## lagoon
==> flow/design.v <==
module life16(
    input clk,
    input load,
    input [255:0] data,
    output reg [255:0] q);
reg [3:0] sum;    
always @(posedge clk) begin
    if (load) begin q <= data; end
    else begin
        for (integer count = 0 ; count < 256 ; count++) begin
        if (count == 0) begin
            sum = q[1] + q[15] + q[16] + q[17] + q[31] + q[240] + q[241] +  q[255]; 
        end else if (count == 15) begin
            sum = q[14] + q[16] + q[0] + q[31] + q[240] + q[254] + q[30]  + q[255];
        end else if (count == 240) begin
            sum = q[0] + q[1] + q[15] + q[239] + q[241] + q[224] + q[225] + q[255];
        end else if (count == 255) begin
            sum = q[0] + q[14] +  q[15] + q[224] + q[238] + q[240] + q[239] + q[254];
        end else if (count > 0 && count < 15) begin
            sum = q[count -1] + q[count +1] + q[count +16] + q[count +15] + q[count +17] + q[count + 240] + q[count +239] + q[count +241];
        end else if (count % 16 == 0) begin 
            sum = q[count -1] + q[count +1] + q[count +15] + q[count +16] + q[count +17] + q[count -15] + q[count -16] + q[count +31];
        end else if (count % 16 == 15)  begin
            sum = q[count -1] + q[count +1] + q[count +15] + q[count -15]  + q[count +16] + q[count -16] + q[count -17]  + q[count -31];
        end else if (count > 240 && count < 255) begin
            sum = q[count -1] + q[count +1] + q[count - 15] + q[count - 16] + q[count - 17] + q[count - 240] + q[count - 241] + q[count - 239];
        end else begin
            sum = q[count -1] + q[count +1] + q[count -15] + q[count -16]  + q[count -17] + q[count +15] + q[count +16] + q[count +17];
        end
        if ((sum == 0 || sum == 1) || (sum >= 4)) begin
         	q[count] <= 0;
    	end else if (sum == 3) begin
         	q[count] <= 1;
    	end
    end
    end
end
endmodule
make LEC_CHECK=0 CAP_MARGIN=15 CORE_MARGIN=2 CORE_UTILIZATION=70 CTS_CLUSTER_SIZE=24 HOLD_SLACK_MARGIN=-0.09 SETUP_SLACK_MARGIN=-0.31 SLEW_MARGIN=20 finish   # period 3.85 ns
run.sh (not shown) runs the stock make flow with config.mk's settings and CLKGATE_MAP_FILE=.
lagoon had finished all stages when the layout checks came back failing, citing negative setup slack.
Inputs modified between lagoon and yarrow:
- MAX_ROUTING_LAYER newly set to met4
- SETUP_SLACK_MARGIN removed (was -0.31)
- the clock period (ns, I/O delays scaled along) changed from 3.85 to 3.75
==> results <==
yarrow vs lagoon, post-route non-filler standard cell count went up by 418.
Count of sequential standard cells came out exactly the same in yarrow and lagoon.
yarrow finished every stage; the final checks, however, were not passed, the failures being negative setup slack.
lagoon ran in full, but the layout does not pass; the checks complain about negative setup slack.
Taking lagoon as the reference point, the stage delay of the slowest cell on the critical path of yarrow rises by 50 ps.
Between yarrow and lagoon, it is yarrow whose sum of routed wire length over all layers is higher, by 65 mm.
Looking at clock period minus final worst setup slack across yarrow and lagoon, the one that comes out lower is lagoon.
[inputs] zinc vs yarrow
- putting CORE_ASPECT_RATIO at 1.66 where nothing was set
- clearing HOLD_SLACK_MARGIN, which used to be -0.09
- clearing MAX_ROUTING_LAYER, which used to be met4
- swapping 15 for 20 in CAP_MARGIN
- swapping 70 for 40 in CORE_UTILIZATION
- putting CELL_PAD_IN_SITES_DETAIL_PLACEMENT at 1 where nothing was set
- clearing CTS_CLUSTER_SIZE, which used to be 24
- swapping 3.75 for 5.0 in the clock period (ns, I/O delays scaled along)
No stage failed in zinc, and the final checks on the layout all came back clean. Sort zinc and yarrow by critical path depth, ascending, and yarrow comes first. Per the comparison of zinc with yarrow, worst setup slack rose by 1020 ps, total non-filler cell area in the finished layout fell by 0.0090 mm2.
The inputs of xenon differ from those of zinc as listed below.
- putting MAX_ROUTING_LAYER at met4 where nothing was set
- swapping 20 for 30 in CAP_MARGIN
- putting SETUP_SLACK_MARGIN at 1.16 where nothing was set
- putting HOLD_SLACK_MARGIN at 0.15 where nothing was set
- putting PLACE_DENSITY_LB_ADDON at 0.19 where nothing was set
- putting CELL_PAD_IN_SITES_GLOBAL_PLACEMENT at 1 where nothing was set
## What came out
Between zinc and xenon, the flow reports wire length per cell after detailed routing decreasing by a few percent. xenon vs zinc: worst hold-check slack up in xenon. The register clock-pin slew on the reported worst setup and hold paths on xenon is in line with that on zinc.


build 57:
// life16: RTL as listed in full above, without the edits since
make LEC_CHECK=0 CAP_MARGIN=35 CELL_PAD_IN_SITES_GLOBAL_PLACEMENT=0 CORE_MARGIN=2 CORE_UTILIZATION=69 CTS_CLUSTER_SIZE=34 GPL_TIMING_DRIVEN=1 SETUP_SLACK_MARGIN=0.91 SLEW_MARGIN=15 finish   # period 3.53 ns
As the logs show, build 57 stopped at global routing after a tool error, so it never reached the end of the flow.
diff inputs: build 57 => build 33
- CORE_UTILIZATION now 72, was 69
- CAP_MARGIN now 10, was 35
- CELL_PAD_IN_SITES_GLOBAL_PLACEMENT no longer set, was 0
- SETUP_SLACK_MARGIN now 0.21, was 0.91
- GPL_TIMING_DRIVEN no longer set, was 1
- CTS_CLUSTER_SIZE no longer set, was 34
- SLEW_MARGIN now 20, was 15
- the clock period (ns, I/O delays scaled along) now 2.52, was 3.53
--- outcome ---
What ended build 33 was a tool error in clock tree synthesis; the run never finished.
Relative to build 57, number of rows in the core area has gone down in build 33.
Relative to build 57, the number of instances in the placed design measured on build 33 has increased by a few percent.
Relative to build 57, core area decreased by about 5% in build 33.
Taking build 57 as the reference point, the die size of build 33 falls by 0.0035 mm².
Post-placement setup slack in build 33 vs build 57: down 1.16 ns
Diff build 57 -> build 33: final estimated routing congestion in global placement rose by 1.1%, die span in y fell by 6.0 µm.
Edits applied to the flow inputs when going from build 33 to build 1:
- a change of CAP_MARGIN from 10 to 20
- a change of CORE_UTILIZATION from 72 to 67
- an added HOLD_SLACK_MARGIN of -0.09
- a deleted SETUP_SLACK_MARGIN that had been 0.21
- a change of the clock period (ns, I/O delays scaled along) from 2.52 to 4.07
Results
Build 1 ended with every stage complete and zero timing, DRC or antenna violations.
Compared with build 33, in build 1 placed standard-cell area down 11%; setup slack after placement up 1.65 ns; post-synthesis instance area flat.
For build 19, these inputs were changed with respect to build 1:
- a change of CORE_UTILIZATION from 67 to 47
- a deleted HOLD_SLACK_MARGIN that had been -0.09
- a change of the clock period (ns, I/O delays scaled along) from 4.07 to 4.43
[summary]
Of build 19 and build 1, the run reporting the lower slew at the pin with the worst max-slew slack was build 1. Looking at die extent in y, build 19 sits about 20% higher than build 1 does. As far as flip-flop and latch area goes, build 1 and build 19 are indistinguishable; the numbers are identical. Average via count per standard cell in build 19 vs build 1: down 0.49.
Input changes introduced in build 34 (baseline for comparison: build 19):
- CORE_UTILIZATION: 47 -> 40
- the clock period (ns, I/O delays scaled along): 4.43 -> 5.0
Findings:
The capture point of the critical path comes out q[18] in one run and q[248] in the other, namely in build 19 and build 34 respectively. [build 34 vs build 19] die width: higher in build 34. In the flow results for build 34 and build 19, the growth of design area from synthesis to finish is smaller on build 34. Build 34 vs build 19: number of detailed-route iterations in the first pass up. Delta (build 34 minus build 19): average vias per placed instance decreased 1.4%, design area fell about 1.1%, clock latency at the later pin of the worst-skew pair essentially unchanged.
Input-level comparison between build 88 and build 34:
- CORE_MARGIN changed from 2 to 6
- CTS_CLUSTER_DIAMETER newly set to 342
- MAX_ROUTING_LAYER newly set to met4
- CORE_UTILIZATION changed from 40 to 26
- MIN_ROUTING_LAYER newly set to met2
- CELL_PAD_IN_SITES_DETAIL_PLACEMENT newly set to 1
- GPL_TIMING_DRIVEN newly set to 0
Results
- Compared to build 34, build 88 has die size 0.085 mm² higher.
- Summary: with build 34 as the reference, number of vias in the routed layout in build 88 moved up by more than a quarter.
- Delta (build 88 minus build 34): global-route wire length before repair up 28%, fraction of met1 tracks used by global routing down 30 points, portion of the layout cell area used by clock cells flat.
- Build 88 -> build 34: critical path depth delta 0, exact match
- Cell with the biggest individual delay on the critical path = edfxtp_1: build 88; cell with the biggest individual delay on the critical path = fa_1: build 34
- Build 88 ends up with a initial antenna violation count that is 3 lower than in build 34.
- Build 88 packs its core more loosely than build 34.


run a:
RTL: the design.v shown in full above, as it stands there.
==> flow/config.mk <==
export PLATFORM = sky130hd
export DESIGN_NAME = life16
export DESIGN_NICKNAME = life16
export VERILOG_FILES = /design/flow/design.v
export SDC_FILE = /design/flow/constraint.sdc
export NUM_CORES = 4
export LEC_CHECK = 0
export CAP_MARGIN = 35
export CELL_PAD_IN_SITES_GLOBAL_PLACEMENT = 0
export CORE_MARGIN = 2
export CORE_UTILIZATION = 69
export CTS_CLUSTER_SIZE = 34
export GPL_TIMING_DRIVEN = 1
export SETUP_SLACK_MARGIN = 1.03
export SLEW_MARGIN = 15
==> flow/constraint.sdc <==
create_clock -name core_clock -period 3.53 [get_ports {clk}]
set_input_delay 0.7060 -clock core_clock [delete_from_list [all_inputs] [get_ports {clk}]]
set_output_delay 0.7060 -clock core_clock [all_outputs]
set_load 0.01 [all_outputs]
The flow ended early for run a: it failed with a tool error in 5_1_grt.
Changes in run b relative to run a:
Settings: swapping 35 for 20 in CAP_MARGIN; swapping 15 for 0 in SLEW_MARGIN; putting CORE_ASPECT_RATIO at 1.7 where nothing was set; clearing SETUP_SLACK_MARGIN, which used to be 1.03; swapping 69 for 55 in CORE_UTILIZATION.
## What came out
Ran to the end and failed final checks on negative setup slack: run b. The final estimated routing congestion in global placement in run a is 1.05 times that in run b. Diff run a -> run b: initial cell density of the core shows a reduction of 14 points; number of instances resized during post-cts repair down 16. Cell count after placement was lower in the run labelled run a. Compared with run a, run b shows a floorplan core area that is 25% higher. Cmp run b vs run a: minimum setup slack after placement higher in run b. Changes observed in run b relative to run a: placed cell area grew by 0.62%, full die area has increased.
